Design AXIS_FIR_v1_0, start of the top module:
module AXIS_FIR_v1_0 # 
    (
        parameter integer C_S_AXIS_TDATA_WIDTH	= 16,
        parameter integer C_M_AXIS_TDATA_WIDTH	= 32,
        parameter integer C_M_AXIS_START_COUNT	= 32
    )
    (
        input wire [3:0] s_axis_tkeep,
        output wire [3:0] m_axis_tkeep,
        input wire  s_axis_aclk,
        input wire  s_axis_aresetn,
        output wire  s_axis_tready,
        input wire [C_S_AXIS_TDATA_WIDTH-1 : 0] s_axis_tdata,
        input wire [(C_S_AXIS_TDATA_WIDTH/8)-1 : 0] s_axis_tstrb,
        input wire  s_axis_tlast,
        input wire  s_axis_tvalid,
        input wire  m_axis_aclk,
        input wire  m_axis_aresetn,
        output wire  m_axis_tvalid,
        output wire [C_M_AXIS_TDATA_WIDTH-1 : 0] m_axis_tdata,
        output wire [(C_M_AXIS_TDATA_WIDTH/8)-1 : 0] m_axis_tstrb,
        output wire  m_axis_tlast,
        input wire  m_axis_tready
    );
For scale: roughly 7400 cells after synthesis, about 720 flip-flops.
Settings: LEC_CHECK=0, CAP_MARGIN=30, CORE_MARGIN=2, CORE_UTILIZATION=72, CTS_CLUSTER_SIZE=14, PLACE_DENSITY_LB_ADDON=0.28, SETUP_SLACK_MARGIN=1.68, SLEW_MARGIN=20; clock period 6.66 ns.
run.sh (not shown) runs the stock make flow with config.mk's settings and CLKGATE_MAP_FILE=.
The first run reached the layout checks and failed them: setup timing.
Change:
CAP_MARGIN = 20   (was 30)
CORE_UTILIZATION = 40   (was 72)
CTS_CLUSTER_SIZE = unset   (was 14)
PLACE_DENSITY_LB_ADDON = unset   (was 0.28)
SETUP_SLACK_MARGIN = unset   (was 1.68)
clock period = 8.0 ns   (was 6.66 ns; I/O delays follow)
What happened:
- The changed run completed with no timing, DRC or antenna violations
- hold slack got worse by 0.0050 ns
- sequential cell count does not change
- register-to-register slack improves by 1.2 ns
- die size grows by 79%
- cell area went down by 7.2%
- core utilization drops by 41 points
- count of clock-buffer cells in the layout rose by 2
- synthesized area stays the same
- non-clock buffer count fell by 522

Starting RTL as in the previous note.
export LEC_CHECK = 0
export CAP_MARGIN = 15
export CORE_MARGIN = 2
export CORE_UTILIZATION = 72
export HOLD_SLACK_MARGIN = -0.09
export PLACE_DENSITY = 0.64
export SETUP_SLACK_MARGIN = -0.3
export SLEW_MARGIN = 40
create_clock -name core_clock -period 5.25 [get_ports {s_axis_aclk}]
The starting point completed, yet does not pass: negative setup slack.
Edit:
Settings changed: ABC_AREA set to 1, CAP_MARGIN 15 to 20, HOLD_SLACK_MARGIN -0.09 to unset, PLACE_DENSITY 0.64 to 0.35, SETUP_SLACK_MARGIN -0.3 to unset, SLEW_MARGIN 40 to 20.
Clock period 5.25 ns to 4.59 ns, I/O delays scaled along.
Outcome:
- This time the run died in global routing (5_1_grt), error GRT-0232
- synthesized cell count went up by 29%
- area after synthesis went up by 8.2%
- die area went up by 8.1%
Edit:
Settings changed: ABC_AREA 1 to unset, CORE_UTILIZATION 72 to 40, PLACE_DENSITY 0.35 to unset.
Clock period 4.59 ns to 7.24 ns, I/O delays scaled along.
Now the flow finished clean.
Synthesized area came out lower by 7.6%.
Synthesized cell count drops by 23%.
Die area rose by 66%.
Edit:
Settings changed: ABC_AREA set to 1, SETUP_SLACK_MARGIN set to -0.36.
Clock period 7.24 ns to 8.0 ns, I/O delays scaled along.
Effect:
- global-route usage increases by 3.9 points
- maximum frequency came out higher by 13%
- setup slack improved by 1.6 ns
- clock-buffer cell count goes up by 12
- utilization hardly moves
- non-clock buffer count fell by 38
- first-iteration DRC count is higher by 29%
- synthesized area is higher by 8.2%
- design area grows by 7.6%
Edit:
Settings changed: ABC_AREA 1 to unset, CORE_UTILIZATION 40 to 72, SETUP_SLACK_MARGIN -0.36 to unset.
Clock period 8.0 ns to 5.21 ns, I/O delays scaled along.
This time the run reached the layout checks and failed them: negative setup slack.
Cell area is higher by 2.4%.
Global-route usage is higher by 15 points.
Die area is lower by 48%.
Critical path depth is higher by 4.

wip/amber:
AXIS_FIR_v1_0 again, from the RTL that the note above started with.
Design AXIS_FIR_v1_0, start of the top module:
module AXIS_FIR_v1_0 # 
    (
        parameter integer C_S_AXIS_TDATA_WIDTH	= 16,
        parameter integer C_M_AXIS_TDATA_WIDTH	= 32,
        parameter integer C_M_AXIS_START_COUNT	= 32
    )
    (
        input wire [3:0] s_axis_tkeep,
        output wire [3:0] m_axis_tkeep,
        input wire  s_axis_aclk,
        input wire  s_axis_aresetn,
        output wire  s_axis_tready,
        input wire [C_S_AXIS_TDATA_WIDTH-1 : 0] s_axis_tdata,
        input wire [(C_S_AXIS_TDATA_WIDTH/8)-1 : 0] s_axis_tstrb,
        input wire  s_axis_tlast,
        input wire  s_axis_tvalid,
        input wire  m_axis_aclk,
        input wire  m_axis_aresetn,
        output wire  m_axis_tvalid,
        output wire [C_M_AXIS_TDATA_WIDTH-1 : 0] m_axis_tdata,
        output wire [(C_M_AXIS_TDATA_WIDTH/8)-1 : 0] m_axis_tstrb,
        output wire  m_axis_tlast,
        input wire  m_axis_tready
    );
Settings: LEC_CHECK=0, ABC_AREA=1, CAP_MARGIN=15, CELL_PAD_IN_SITES_DETAIL_PLACEMENT=1, CELL_PAD_IN_SITES_GLOBAL_PLACEMENT=1, CORE_ASPECT_RATIO=1.33, CORE_MARGIN=9, CORE_UTILIZATION=17, GPL_ROUTABILITY_DRIVEN=0, GPL_TIMING_DRIVEN=1, HOLD_SLACK_MARGIN=0.05, MAX_ROUTING_LAYER=met4, MIN_ROUTING_LAYER=met2, PLACE_DENSITY_LB_ADDON=0.2, SETUP_SLACK_MARGIN=0.71, SLEW_MARGIN=35, TNS_END_PERCENT=65; clock period 6.23 ns.
Input changes introduced in wip/maple (baseline for comparison: wip/amber):
Settings: a deleted PLACE_DENSITY_LB_ADDON that had been 0.2; a change of SLEW_MARGIN from 35 to 20; a change of GPL_ROUTABILITY_DRIVEN from 0 to 1; a deleted HOLD_SLACK_MARGIN that had been 0.05; a deleted ABC_AREA that had been 1; a deleted CELL_PAD_IN_SITES_DETAIL_PLACEMENT that had been 1; a change of CAP_MARGIN from 15 to 20; a deleted MAX_ROUTING_LAYER that had been met4; a deleted SETUP_SLACK_MARGIN that had been 0.71; a deleted MIN_ROUTING_LAYER that had been met2.
Results
What the final checks of wip/maple revealed, after a flow that finished every stage, was a layout that fails on setup timing.
Compared with wip/amber, in wip/maple portion of the post-synthesis area used by sequential elements +1.9 points; final cell utilization of the core -0.22 points; arrival time at the worst endpoint +0.33 ns.
NOTE number of resized instances in the post-cts repair step wip/amber->wip/maple decreased by more than half
Diff wip/amber -> wip/maple: via count went down by 37044, HPWL reported at the end of detailed placement went down by about 34%.
Wire length, wip/amber and wip/maple: lower on wip/maple
What wip/indigo does differently from wip/maple at the input level:
Settings: CORE_ASPECT_RATIO: 1.33 -> 0.72; CORE_MARGIN: 9 -> 2; CORE_UTILIZATION: 17 -> 72; CELL_PAD_IN_SITES_GLOBAL_PLACEMENT: 1 -> 0; the clock period (ns, I/O delays scaled along): 6.23 -> 5.5.
### Flow results
Although it ran to completion, wip/indigo produced a layout that fails the final checks because of setup timing.
Of wip/indigo and wip/maple, it is wip/indigo that has the higher clock buffer count.
The final area reported for wip/indigo is smaller than that of wip/maple by 1.6%.
Run comparison: wip/maple top layer reached by signal wires met4; wip/indigo top layer reached by signal wires met5
## Diff of input files: wip/zinc against wip/indigo
Settings: removing GPL_ROUTABILITY_DRIVEN (formerly 1); removing GPL_TIMING_DRIVEN (formerly 1); removing CORE_ASPECT_RATIO (formerly 0.72); removing TNS_END_PERCENT (formerly 65); changing CORE_UTILIZATION from 72 to 40; removing CELL_PAD_IN_SITES_GLOBAL_PLACEMENT (formerly 0); changing the clock period (ns, I/O delays scaled along) from 5.5 to 7.38.
## What came out
Of wip/indigo and wip/zinc, only wip/zinc finishes the flow clean.
The final report for wip/indigo shows a completed flow and a layout that fails verification, specifically setup timing.
Worst clock skew (lower): wip/indigo
As far as post-synthesis cell count from yosys goes, wip/indigo and wip/zinc are indistinguishable; the numbers are identical.
Critical-path cell with the highest stage delay: sky130_fd_sc_hd__edfxtp_1 -> wip/zinc, sky130_fd_sc_hd__fa_1 -> wip/indigo
Changes observed in wip/zinc relative to wip/indigo: wire length moved down, insertion delay to the later sink of the worst-skew pair increased by 0.04 ns relative to the old numbers.
Cmp wip/zinc and wip/indigo / count of placed standard cells including taps / lower: wip/indigo
Changes observed in wip/zinc relative to wip/indigo: wire length of the first global-routing pass -8.1%; length in cells of the worst reg-to-reg path lower.
On setup slack, wip/zinc does better than wip/indigo.
Here is what was changed in the inputs of wip/yarrow compared with wip/zinc.
Settings: changing CORE_UTILIZATION from 40 to 62; changing the clock period (ns, I/O delays scaled along) from 7.38 to 5.82.
Findings:
Ran to the end and failed final checks on setup timing: wip/yarrow. Total routed wire length on the met1 layer shrinks slightly when moving from wip/zinc to wip/yarrow. From wip/zinc to wip/yarrow the numbers moved as follows: total via count after detailed routing increased 2333; total length of routed met3 wires increased about 14%; share of synthesized registers carrying an async set or reset essentially unchanged. Wire: wip/yarrow routes more than wip/zinc.
Modified inputs, wip/xenon compared to wip/yarrow
Settings: CORE_UTILIZATION changed from 62 to 72; PLACE_DENSITY newly set to 0.41; CAP_MARGIN changed from 20 to 0.
## What came out
Of wip/yarrow and wip/xenon, not a single run came through the flow clean. The flow for wip/yarrow finished, though final verification flagged setup timing. Although wip/xenon finished all stages, its layout failed final checks on setup timing. Compared with wip/yarrow, in wip/xenon final area now smaller, fraction of standard cell area that is sequential ~0 delta. wip/xenon reports its end point of the critical path as LPF_FIR_inst.acc6[30] while wip/yarrow reports LPF_FIR_inst.fir_data_out[30]. wip/xenon: worst hold margin is 0.0091 ns higher than what wip/yarrow reported. Largest stage delay on the critical path: wip/yarrow and wip/xenon compared, lower one is wip/xenon. The cell count number comes out lower for wip/xenon vs wip/yarrow. Changes observed in wip/xenon relative to wip/yarrow: combined area of the multi-input logic cells up 0.58%, number of cells on the critical path increased by 3 relative to the old numbers.
